v3:
==> flow/design.v (excerpt) <==
module rgb2hsv(
        input clock,
        input reset_n,
        input in_valid,
        input [7:0] in_red,
        input [7:0] in_green,
        input [7:0] in_blue,
        input in_visual,
        input in_done,
        output out_valid,
        output [7:0] out_red,
        output [7:0] out_green,
        output [7:0] out_blue,
        output [7:0] out_hue,
        output [7:0] out_saturation,
        output [7:0] out_brightness,
        output out_visual,
        output out_done
    );
Size in the first run: roughly 310 flip-flops, about 80 I/O pins.
clock: 80.0 ns
lec_check: 0
cap_margin: 30
cell_pad_in_sites_global_placement: 3
core_aspect_ratio: 1.16
core_margin: 2
core_utilization: 40
cts_cluster_size: 35
gpl_routability_driven: 1
min_routing_layer: met2
place_density_lb_addon: 0.05
setup_slack_margin: 5.0
slew_margin: 40
tns_end_percent: 60
run.sh (not shown) runs the stock make flow with config.mk's settings and CLKGATE_MAP_FILE=.
v3 finished end to end and its layout was clean on timing, DRC and antenna.
Relative to v3, the following input files were edited for v23:
==> flow/config.mk <==
export PLATFORM = sky130hd
export DESIGN_NAME = rgb2hsv
export DESIGN_NICKNAME = rgb2hsv
export VERILOG_FILES = /design/flow/design.v
export SDC_FILE = /design/flow/constraint.sdc
export NUM_CORES = 4
export LEC_CHECK = 0
export CAP_MARGIN = 20
export CORE_MARGIN = 2
export CORE_UTILIZATION = 40
export SLEW_MARGIN = 20
### Flow results
The clock skew in v23 sits 0.0045 ns below the value recorded for v3.
For v3, the peak-usage layer in the global routing report was met3, unlike v23, where it was met2.
v23 vs v3 on total number of placement rows: v23 is the lower one.
The die extent in x of v23 exceeds that of v3 by 7.6%.
Across v3 and v23, none had a timing, DRC or antenna violation.
Cmp v23 vs v3: post-route clock period utilization higher in v23
[compare] base=v3 new=v23: final design area excluding fillers has decreased; cell total after placement has decreased.
Across both runs, standard cell area after detailed placement was lower for v23 than for v3.
## Diff of input files: v2 against v23
-- flow/config.mk --
<<< v23, line 8
>>> v2, line 8
export ABC_AREA = 1
<<< v23, line 10
export CORE_UTILIZATION = 40
>>> v2, line 11
export CORE_UTILIZATION = 69
==> flow/constraint.sdc <==
create_clock -name core_clock -period 103.0 [get_ports {clock}]
set_input_delay 20.6000 -clock core_clock [delete_from_list [all_inputs] [get_ports {clock}]]
set_output_delay 20.6000 -clock core_clock [all_outputs]
set_load 0.01 [all_outputs]
==> results <==
- Going from v23 to v2, signed area change from the synthesized netlist to the final layout -6.9 points, post-detailed-route via-to-cell ratio -about 4.6%, count of plain and timing-repair buffers -52%.
Changes in v31 relative to v2:
-- flow/config.mk --
<<< v2, line 12
>>> v31, line 12
export CTS_CLUSTER_DIAMETER = 260
export CTS_CLUSTER_SIZE = 98
export PLACE_DENSITY = 0.38
==> flow/constraint.sdc <==
create_clock -name core_clock -period 49.5 [get_ports {clock}]
set_input_delay 9.9000 -clock core_clock [delete_from_list [all_inputs] [get_ports {clock}]]
set_output_delay 9.9000 -clock core_clock [all_outputs]
set_load 0.01 [all_outputs]
The log for v31 ends in clock tree synthesis with error DPL-0033, so the run never completed. [compare] base=v2 new=v31: Yosys chip area flat, share of synthesized registers carrying an async set or reset roughly the same, die area level. Initial cell density of the core: v31 vs v2 identical. Comparing pre-CTS setup slack for v31 and v2, the smaller number came from v31. v31 vs. v2: placed cell count increased about 20%; HPWL after detailed placement now sits higher.

---

v56:
Starting RTL as in the previous note.
clock: 43.4 ns
lec_check: 0
cap_margin: 20
core_margin: 2
core_utilization: 51
cts_cluster_diameter: 107
gpl_timing_driven: 0
slew_margin: 10
No crash in v56: every stage finished, but the layout fails its final checks due to negative setup slack.
The inputs of v19 differ from those of v56 as listed below.
- swapping 51 for 40 in CORE_UTILIZATION
- clearing GPL_TIMING_DRIVEN, which used to be 0
- clearing CTS_CLUSTER_DIAMETER, which used to be 107
- swapping 10 for 20 in SLEW_MARGIN
- putting SETUP_SLACK_MARGIN at 5.0 where nothing was set
- swapping 43.4 for 76.2 in the clock period (ns, I/O delays scaled along)
--- outcome ---
Relative to v56, met2 layer wire length in the routed design has gone down in v19.
In the reports for v56 and v19, the smaller met3 global-route usage belongs to v19.
v19 reached the final stage; the timing, design-rule and antenna checks on its layout passed.
Input changes introduced in v50 (baseline for comparison: v19):
- a change of CORE_UTILIZATION from 40 to 72
- an added PLACE_DENSITY_LB_ADDON of 0.26
- a deleted SETUP_SLACK_MARGIN that had been 5.0
- an added ABC_AREA of 1
- an added CTS_CLUSTER_SIZE of 34
- a change of the clock period (ns, I/O delays scaled along) from 76.2 to 60.5
==> results <==
In v50 the implementation completed, yet the final layout does not meet the checks, the culprit being negative setup slack. v50 against v19: post-route non-filler standard cell count climbed 26%; core occupancy in the finished layout climbed 36 points; met2 layer wire length in the routed design climbed about 28%.
> inputs changed (v50 -> v25)
- a deleted ABC_AREA that had been 1
- a change of CORE_UTILIZATION from 72 to 40
- a deleted CTS_CLUSTER_SIZE that had been 34
- a deleted PLACE_DENSITY_LB_ADDON that had been 0.26
- a change of the clock period (ns, I/O delays scaled along) from 60.5 to 76.2
### Flow results
Every stage of the flow completed for v25, and the final layout passed the timing, design-rule and antenna checks. v50 -> v25: row count increased by more than 10%. Per the comparison of v25 with v50, worst reg2reg path depth shows a reduction of about 15%, via count of the first global-routing pass shows a reduction of about 20%. Summary — count of cells resized by post-cts repair, v25 relative to v50: lower, by 15. Diff v50 -> v25: area of the placeable core increased 31000 sq um, finished layout cell area decreased 15%.

---

Starting RTL as in the previous note.
make LEC_CHECK=0 ABC_AREA=1 CAP_MARGIN=20 CELL_PAD_IN_SITES_GLOBAL_PLACEMENT=0 CORE_ASPECT_RATIO=0.53 CORE_MARGIN=2 CORE_UTILIZATION=71 CTS_CLUSTER_DIAMETER=230 CTS_CLUSTER_SIZE=22 GPL_TIMING_DRIVEN=1 SLEW_MARGIN=5 finish   # period 53.2 ns
The first run aborted during clock tree synthesis.
Rerun with:
- CTS_CLUSTER_DIAMETER: 230 -> not set
- SLEW_MARGIN: 5 -> 40
- clock period: 53.2 -> 66.4 ns (I/O delays scaled with it)
What happened: Now the flow went through all stages and came out clean; synthesized cell count is unchanged; die area is unchanged; area after synthesis does not change.
Rerun with:
- ABC_AREA: 1 -> not set
- CELL_PAD_IN_SITES_GLOBAL_PLACEMENT: 0 -> not set
- CORE_ASPECT_RATIO: 0.53 -> not set
- CORE_UTILIZATION: 71 -> 72
- CTS_CLUSTER_SIZE: 22 -> 34
- GPL_TIMING_DRIVEN: 1 -> not set
- SLEW_MARGIN: 40 -> 20
- clock period: 66.4 -> 73.0 ns (I/O delays scaled with it)
The new run finished clean.
Wire length goes down by 7.7%.
Cell area goes down by 10%.
Critical path depth goes down by 71.
Setup slack gets worse by 2.0 ns.
Utilization goes up by 5.8 points.
Rerun with:
- ABC_AREA: not set -> 1
- PLACE_DENSITY_LB_ADDON: not set -> 0.04
- clock period: 73.0 -> 60.6 ns (I/O delays scaled with it)
Outcome: The changed run finished but failed the layout checks on capacitance limit, slew limit, setup timing. First-iteration DRC count drops slightly. Worst setup slack is worse by 2.8 ns. Hold slack loses 0.030 ns. Design area rose by about a fifth. Clock skew is about the same. Flip-flop count stays the same. Global-route usage drops by 2.7 points.

---

rgb2hsv again, from the RTL that the note above started with.
export LEC_CHECK = 0
export ABC_AREA = 0
export CAP_MARGIN = 30
export CELL_PAD_IN_SITES_DETAIL_PLACEMENT = 2
export CELL_PAD_IN_SITES_GLOBAL_PLACEMENT = 3
export CORE_ASPECT_RATIO = 0.71
export CORE_MARGIN = 2
export CORE_UTILIZATION = 33
export CTS_CLUSTER_DIAMETER = 337
export GPL_ROUTABILITY_DRIVEN = 0
export GPL_TIMING_DRIVEN = 0
export MAX_ROUTING_LAYER = met4
export PLACE_DENSITY_LB_ADDON = 0.12
export SETUP_SLACK_MARGIN = -2.0
export SLEW_MARGIN = 35
create_clock -name core_clock -period 49.4 [get_ports {clock}]
The baseline finished but failed the layout checks on negative setup slack.
==> next run, changes <==
- ABC_AREA: 0 -> 1
- CAP_MARGIN: 30 -> 20
- CELL_PAD_IN_SITES_DETAIL_PLACEMENT: 2 -> unset
- CELL_PAD_IN_SITES_GLOBAL_PLACEMENT: 3 -> unset
- CORE_ASPECT_RATIO: 0.71 -> unset
- CORE_UTILIZATION: 33 -> 68
- CTS_CLUSTER_DIAMETER: 337 -> unset
- CTS_CLUSTER_SIZE: unset -> 32
- GPL_ROUTABILITY_DRIVEN: 0 -> unset
- GPL_TIMING_DRIVEN: 0 -> unset
- PLACE_DENSITY: unset -> 0.62
- PLACE_DENSITY_LB_ADDON: 0.12 -> unset
- SLEW_MARGIN: 35 -> 20
- clock period: 49.4 -> 56.0 ns (I/O delays scaled with it)
The new run completed and failed the layout checks on negative setup slack.
Final area is higher by 12%.
Wire length falls by 16%.
Die area is lower by 42%.
Clock skew rose by 0.0070 ns.
Cell count rises by 20%.
Global-route usage came out higher by 9.7 points.
Via count rose by 17%.
==> next run, changes <==
- ABC_AREA: 1 -> unset
- CORE_UTILIZATION: 68 -> 12
- CTS_CLUSTER_SIZE: 32 -> unset
- MAX_ROUTING_LAYER: met4 -> unset
- PLACE_DENSITY: 0.62 -> unset
- SETUP_SLACK_MARGIN: -2.0 -> unset
- clock period: 56.0 -> 103.0 ns (I/O delays scaled with it)
After rerunning: With this change the flow finished clean; setup slack is better by 14 ns; final area fell by about a fifth; non-clock buffer count fell by 403.
==> next run, changes <==
- CORE_UTILIZATION: 12 -> 68
- CTS_CLUSTER_DIAMETER: unset -> 80
- MAX_ROUTING_LAYER: unset -> met4
- TNS_END_PERCENT: unset -> 5
- clock period: 103.0 -> 71.7 ns (I/O delays scaled with it)
The new run produced a clean layout.
Setup slack gets worse by 11 ns.
Count of clock-buffer cells in the layout came out higher by 7.
Cell count came out lower by 35%.
Fmax rises by 28%.
Wire length climbs by 0.31%.
Clock skew falls by 0.052 ns.
==> next run, changes <==
- CORE_UTILIZATION: 68 -> 66
- CTS_CLUSTER_DIAMETER: 80 -> unset
- MAX_ROUTING_LAYER: met4 -> unset
- TNS_END_PERCENT: 5 -> unset
- clock period: 71.7 -> 66.3 ns (I/O delays scaled with it)
Outcome:
- With this change the flow finished but failed the layout checks on negative setup slack
- critical path depth rises by 6
- hold slack gets worse by 0.0040 ns
- non-clock buffer count rises by 252
- setup slack gets worse by 4.1 ns
- register-to-register slack got worse by 4.1 ns
- wire length came out higher by 4.0%
- area after synthesis stays the same
==> next run, changes <==
- ABC_AREA: unset -> 1
- CORE_UTILIZATION: 66 -> 72
- CTS_CLUSTER_SIZE: unset -> 34
- PLACE_DENSITY_LB_ADDON: unset -> 0.26
- clock period: 66.3 -> 60.7 ns (I/O delays scaled with it)
After rerunning: The new run completed and failed the layout checks on negative setup slack. Die area went up by 8.7%. Maximum frequency went up by 11%. Worst setup slack gains 1.2 ns. Utilization climbs by 1.4 points. Cell count rises by 30%. Sequential share of layout area goes down by 1.4 points.
